==> inputs of run a <==
==> flow/design.v <==
module CONV(
	input			clk,               
	input			reset,             
	output reg		busy,	            
	input			ready,	            
	output reg[11:0]	iaddr,            
	input signed[19:0]	idata,            
	output reg 	     cwr,              
	output reg[11:0] 	caddr_wr,         
	output reg[19:0] 	cdata_wr,         
	output reg	 crd,               
	output reg[11:0]	caddr_rd,         
	input	[19:0]		cdata_rd,         
	output reg[2:0] 	csel              
);
parameter signed bias = 40'h0013100000;    
parameter signed K0_0 = 20'h0A89E;         
parameter signed K0_1 = 20'h092D5;         
parameter signed K0_2 = 20'h06D43;         
parameter signed K0_3 = 20'h01004;         
parameter signed K0_4 = 20'hF8F71;         
parameter signed K0_5 = 20'hF6E54;         
parameter signed K0_6 = 20'hFA6D7;         
parameter signed K0_7 = 20'hFC834;         
parameter signed K0_8 = 20'hFAC19;         
parameter IDLE       = 3'd0;    
parameter READ_CONV  = 3'd1;    
parameter WRITE_L0   = 3'd2;    
parameter DELAY1     = 3'd3;    
parameter READ_L0    = 3'd4;    
parameter WRITE_L1   = 3'd5;    
parameter DELAY2     = 3'd6;    
parameter FINISH     = 3'd7;    
reg [5:0] x, y, L1_x, L1_y;             
reg [3:0] counter_kdata, counter_kaddr;   
reg [2:0] counter_layer1;	            
reg [2:0] current_state, next_state;    
reg signed [19:0] Kernel;               
reg signed [39:0] conv_sum;             
reg signed [19:0] idata_tmp;            
wire signed [39:0] data_conv;
wire signed [19:0] conv_result;
assign data_conv = Kernel * idata_tmp;              
assign conv_result[19:0] = conv_sum[35:16] + conv_sum[15];   
always@(*) begin
	case(counter_kdata)
		4'd1: Kernel = K0_0;
		4'd2: Kernel = K0_1;
		4'd3: Kernel = K0_2;
		4'd4: Kernel = K0_3;
		4'd5: Kernel = K0_4;
		4'd6: Kernel = K0_5;
		4'd7: Kernel = K0_6;
		4'd8: Kernel = K0_7;
		4'd9: Kernel = K0_8;
		default: Kernel = 0;
	endcase
end
always@(posedge clk or posedge reset) begin
	if(reset) 
		current_state <= IDLE;
	else 
		current_state <= next_state;
end
always @(*) begin
	case (current_state)
		IDLE:       next_state = (ready) ? READ_CONV : IDLE;
		READ_CONV:  next_state = (counter_kdata == 4'd10) ? WRITE_L0 : READ_CONV;  
		WRITE_L0:   next_state = DELAY1;
		DELAY1:     next_state = (x == 6'd0 && y == 6'd0) ? READ_L0 : READ_CONV;
		READ_L0:    next_state = (counter_layer1 == 3'd4) ? WRITE_L1 : READ_L0;
		WRITE_L1:   next_state = DELAY2;
		DELAY2:     next_state = (L1_x == 6'd0 && L1_y == 6'd0) ? FINISH : READ_L0;
		FINISH:     next_state = FINISH;
		default:    next_state = IDLE;
	endcase
end
always@(posedge clk or posedge reset) begin
	if(reset) begin 
		iaddr <= 12'd0;
	end else if(current_state == READ_CONV) begin 
		case(counter_kaddr)
			4'd0: iaddr <= (y-1)*64 + x-1;
			4'd1: iaddr <= (y-1)*64 + x;
			4'd2: iaddr <= (y-1)*64 + x+1;
			4'd3: iaddr <= y*64 + x-1;
			4'd4: iaddr <= y*64 + x;		 
			4'd5: iaddr <= y*64 + x+1;		
			4'd6: iaddr <= (y+1)*64 + x-1;
			4'd7: iaddr <= (y+1)*64 + x;
			4'd8: iaddr <= (y+1)*64 + x+1;
			default: iaddr <= iaddr;
		endcase
	end
end
always@(posedge clk or posedge reset) begin
	if(reset) 
		counter_kaddr <= 4'd0;
	else if(current_state == READ_CONV) 
		counter_kaddr <= counter_kaddr + 4'd1;
	else 
		counter_kaddr <= counter_kaddr;
end
always@(posedge clk or posedge reset) begin
	if(reset) 
		idata_tmp <= 0;
	else if(current_state == READ_CONV) begin
		case(counter_kdata)
			4'd0: idata_tmp <= (x == 0 || y == 0) ? 20'd0 : idata;
			4'd1: idata_tmp <= (y == 0) ? 20'd0 : idata;
			4'd2: idata_tmp <= (x == 63 || y == 0) ? 20'd0 : idata;
			4'd3: idata_tmp <= (x == 0) ? 20'd0 : idata;
			4'd4: idata_tmp <= idata;
			4'd5: idata_tmp <= (x == 63) ? 20'd0 : idata;
			4'd6: idata_tmp <= (x == 0 || y == 63) ? 20'd0 : idata;
			4'd7: idata_tmp <= (y == 63) ? 20'd0 : idata;
			4'd8: idata_tmp <= (x == 63 || y == 63) ? 20'd0 : idata;
			default: idata_tmp <= idata_tmp;
		endcase
	end 
end
always@(posedge clk or posedge reset) begin
	if(reset) 
		conv_sum <= 40'd0;
	else if(current_state == READ_CONV) begin
		if(counter_kdata == 0) 
			conv_sum <= 40'd0;
		else if(counter_kdata == 10)     
			conv_sum <= conv_sum + bias;
		else  
			conv_sum <= conv_sum + data_conv;  
	end
end
always@(posedge clk or posedge reset) begin
	if(reset) 
		busy <= 0;
	else if(ready) 
		busy <= 1; 
	else if(current_state == FINISH) 
		busy <= 0;
end
always@(posedge clk or posedge reset) begin
	if(reset) 
		cwr <= 1'd0;
	else if(current_state == WRITE_L0 || current_state == WRITE_L1)
		cwr <= 1'd1;
	else 
		cwr <= 1'd0;
end
always@(posedge clk or posedge reset) begin
	if(reset) 
		crd <= 1'd0;
	else if(current_state == READ_L0) 
		crd <= 1'd1;
	else 
		crd <= 1'd0;
end
always@(posedge clk or posedge reset) begin
	if(reset) 
		csel <= 3'b000;
	else if(current_state == WRITE_L0) 
		csel <= 3'b001;
	else if(current_state == WRITE_L1) 
		csel <= 3'b011;
	else if(current_state == READ_L0) 
		csel <= 3'b001;
	else 
		csel <= csel;
end
always@(posedge clk or posedge reset) begin
	if(reset) 
		caddr_rd <= 12'd0;
	else if(current_state == READ_L0) begin
		case(counter_layer1)
			3'd0: caddr_rd <= L1_y*64 + L1_x;
			3'd1: caddr_rd <= L1_y*64 + L1_x+1;
			3'd2: caddr_rd <= (L1_y+1)*64 + L1_x;
			3'd3: caddr_rd <= (L1_y+1)*64 + L1_x+1;
		endcase 
	end
end
always@(posedge clk or posedge reset) begin
	if(reset) 
		caddr_wr <= 0;
	else if(current_state == WRITE_L0)  
		caddr_wr <= y * 64 + x; 
	else if(current_state == WRITE_L1)  
		caddr_wr <= (L1_y/2) * 32 + (L1_x/2);  
end
reg signed [19:0] current_max;
always@(posedge clk or posedge reset) begin
	if(reset) begin
		cdata_wr <= 20'd0;
		current_max <= 20'd0; 
	end else begin
		case(current_state)
			WRITE_L0:  
				cdata_wr <= (conv_sum[39]) ? 20'd0 : conv_result;
			READ_L0: begin				
				if(counter_layer1 == 3'd1) begin	 
					current_max <= cdata_rd; 		 
				end else begin
					current_max <= (cdata_rd > current_max) ? cdata_rd : current_max;
				end
			end
			WRITE_L1: begin
				cdata_wr <= current_max;
				current_max <= 20'h00000;  
			end
			default: begin
			end
		endcase
	end
end
always@(posedge clk or posedge reset) begin
	if(reset) begin
		x <= 6'd0; 
		y <= 6'd0;
	end else if(current_state == WRITE_L0) begin
		if(x == 6'd63) begin  
			x <= 6'd0;
			y <= y + 6'd1;
		end else begin
			x <= x + 6'd1;
		end
	end
end
always@(posedge clk or posedge reset) begin
	if(reset) begin
		L1_x <= 6'd0; 
		L1_y <= 6'd0;
	end else if(current_state == WRITE_L1) begin
		if(L1_x == 6'd62) begin
			L1_x <= 0;
			L1_y <= L1_y + 2;
		end else begin
			L1_x <= L1_x + 2;
		end
	end
end
always@(posedge clk or posedge reset) begin
	if(reset) 
		counter_kdata <= 4'd0;
	else 
		counter_kdata <= counter_kaddr;
end
always@(posedge clk or posedge reset) begin
	if(reset) 
		counter_layer1 <= 0;
	else if(current_state == READ_L0) 
		counter_layer1 <= counter_layer1 + 3'd1;
	else 
		counter_layer1 <= 0;
end
endmodule
==> flow/run.sh <==
#!/bin/bash
# the make line also repeats each setting of config.mk as NAME=value (left out here)
make -C /OpenROAD-flow-scripts/flow DESIGN_CONFIG=/design/flow/config.mk WORK_HOME=/design/flow/orfs CLKGATE_MAP_FILE= finish
==> flow/config.mk <==
export PLATFORM = sky130hd
export DESIGN_NAME = CONV
export DESIGN_NICKNAME = CONV
export VERILOG_FILES = /design/flow/design.v
export SDC_FILE = /design/flow/constraint.sdc
export NUM_CORES = 4
export LEC_CHECK = 0
export CAP_MARGIN = 5
export CORE_MARGIN = 2
export CORE_UTILIZATION = 72
export HOLD_SLACK_MARGIN = -0.08
export SETUP_SLACK_MARGIN = -0.64
export SLEW_MARGIN = 20
==> flow/constraint.sdc <==
create_clock -name core_clock -period 6.53 [get_ports {clk}]
set_input_delay 1.3060 -clock core_clock [delete_from_list [all_inputs] [get_ports {clk}]]
set_output_delay 1.3060 -clock core_clock [all_outputs]
set_load 0.01 [all_outputs]
==> run b: changes against run a <==
--- a/flow/config.mk
+++ b/flow/config.mk
@@ -7,7 +7,5 @@
 export LEC_CHECK = 0
-export CAP_MARGIN = 5
+export CAP_MARGIN = 20
 export CORE_MARGIN = 2
-export CORE_UTILIZATION = 72
-export HOLD_SLACK_MARGIN = -0.08
-export SETUP_SLACK_MARGIN = -0.64
+export CORE_UTILIZATION = 30
 export SLEW_MARGIN = 20
==> flow/constraint.sdc (replaced) <==
create_clock -name core_clock -period 8.79 [get_ports {clk}]
set_input_delay 1.7580 -clock core_clock [delete_from_list [all_inputs] [get_ports {clk}]]
set_output_delay 1.7580 -clock core_clock [all_outputs]
set_load 0.01 [all_outputs]
==> run c: changes against run a <==
--- a/flow/config.mk
+++ b/flow/config.mk
@@ -7,7 +7,8 @@
 export LEC_CHECK = 0
-export CAP_MARGIN = 5
+export CAP_MARGIN = 20
 export CORE_MARGIN = 2
 export CORE_UTILIZATION = 72
-export HOLD_SLACK_MARGIN = -0.08
-export SETUP_SLACK_MARGIN = -0.64
+export CTS_CLUSTER_DIAMETER = 373
+export CTS_CLUSTER_SIZE = 98
+export SETUP_SLACK_MARGIN = 1.42
 export SLEW_MARGIN = 20
==> flow/constraint.sdc (replaced) <==
create_clock -name core_clock -period 6.44 [get_ports {clk}]
set_input_delay 1.2880 -clock core_clock [delete_from_list [all_inputs] [get_ports {clk}]]
set_output_delay 1.2880 -clock core_clock [all_outputs]
set_load 0.01 [all_outputs]
==> run d: changes against run a <==
--- a/flow/config.mk
+++ b/flow/config.mk
@@ -7,7 +7,5 @@
 export LEC_CHECK = 0
-export CAP_MARGIN = 5
+export CAP_MARGIN = 20
 export CORE_MARGIN = 2
-export CORE_UTILIZATION = 72
-export HOLD_SLACK_MARGIN = -0.08
-export SETUP_SLACK_MARGIN = -0.64
+export CORE_UTILIZATION = 40
 export SLEW_MARGIN = 20
==> flow/constraint.sdc (replaced) <==
create_clock -name core_clock -period 7.83 [get_ports {clk}]
set_input_delay 1.5660 -clock core_clock [delete_from_list [all_inputs] [get_ports {clk}]]
set_output_delay 1.5660 -clock core_clock [all_outputs]
set_load 0.01 [all_outputs]
==> results <==
Run d went through all stages and came out clean. Run b finished with timing, DRC and antenna clean. Run c finished with max-capacitance violations, max-slew violations, negative setup slack left. Run a completed and failed the layout checks on negative setup slack. Design area: run b < run d < run a < run c. Register-to-register slack: run c is worse than run b (2800 ps). Against run b, the die area of run d is smaller by 25%. In run b the sequential power is lower than in run d, by about 10%. The highest cell count belongs to run b, the lowest to run a. Non-clock buffer count, highest first: run c, run a, run d, run b. In run d the clock power is lower than in run a, by about 10%. Of run a and run c, run c has the higher clock skew (gap 28 ps).
Power figures rest on the tool's default switching activity, not on a simulated workload.
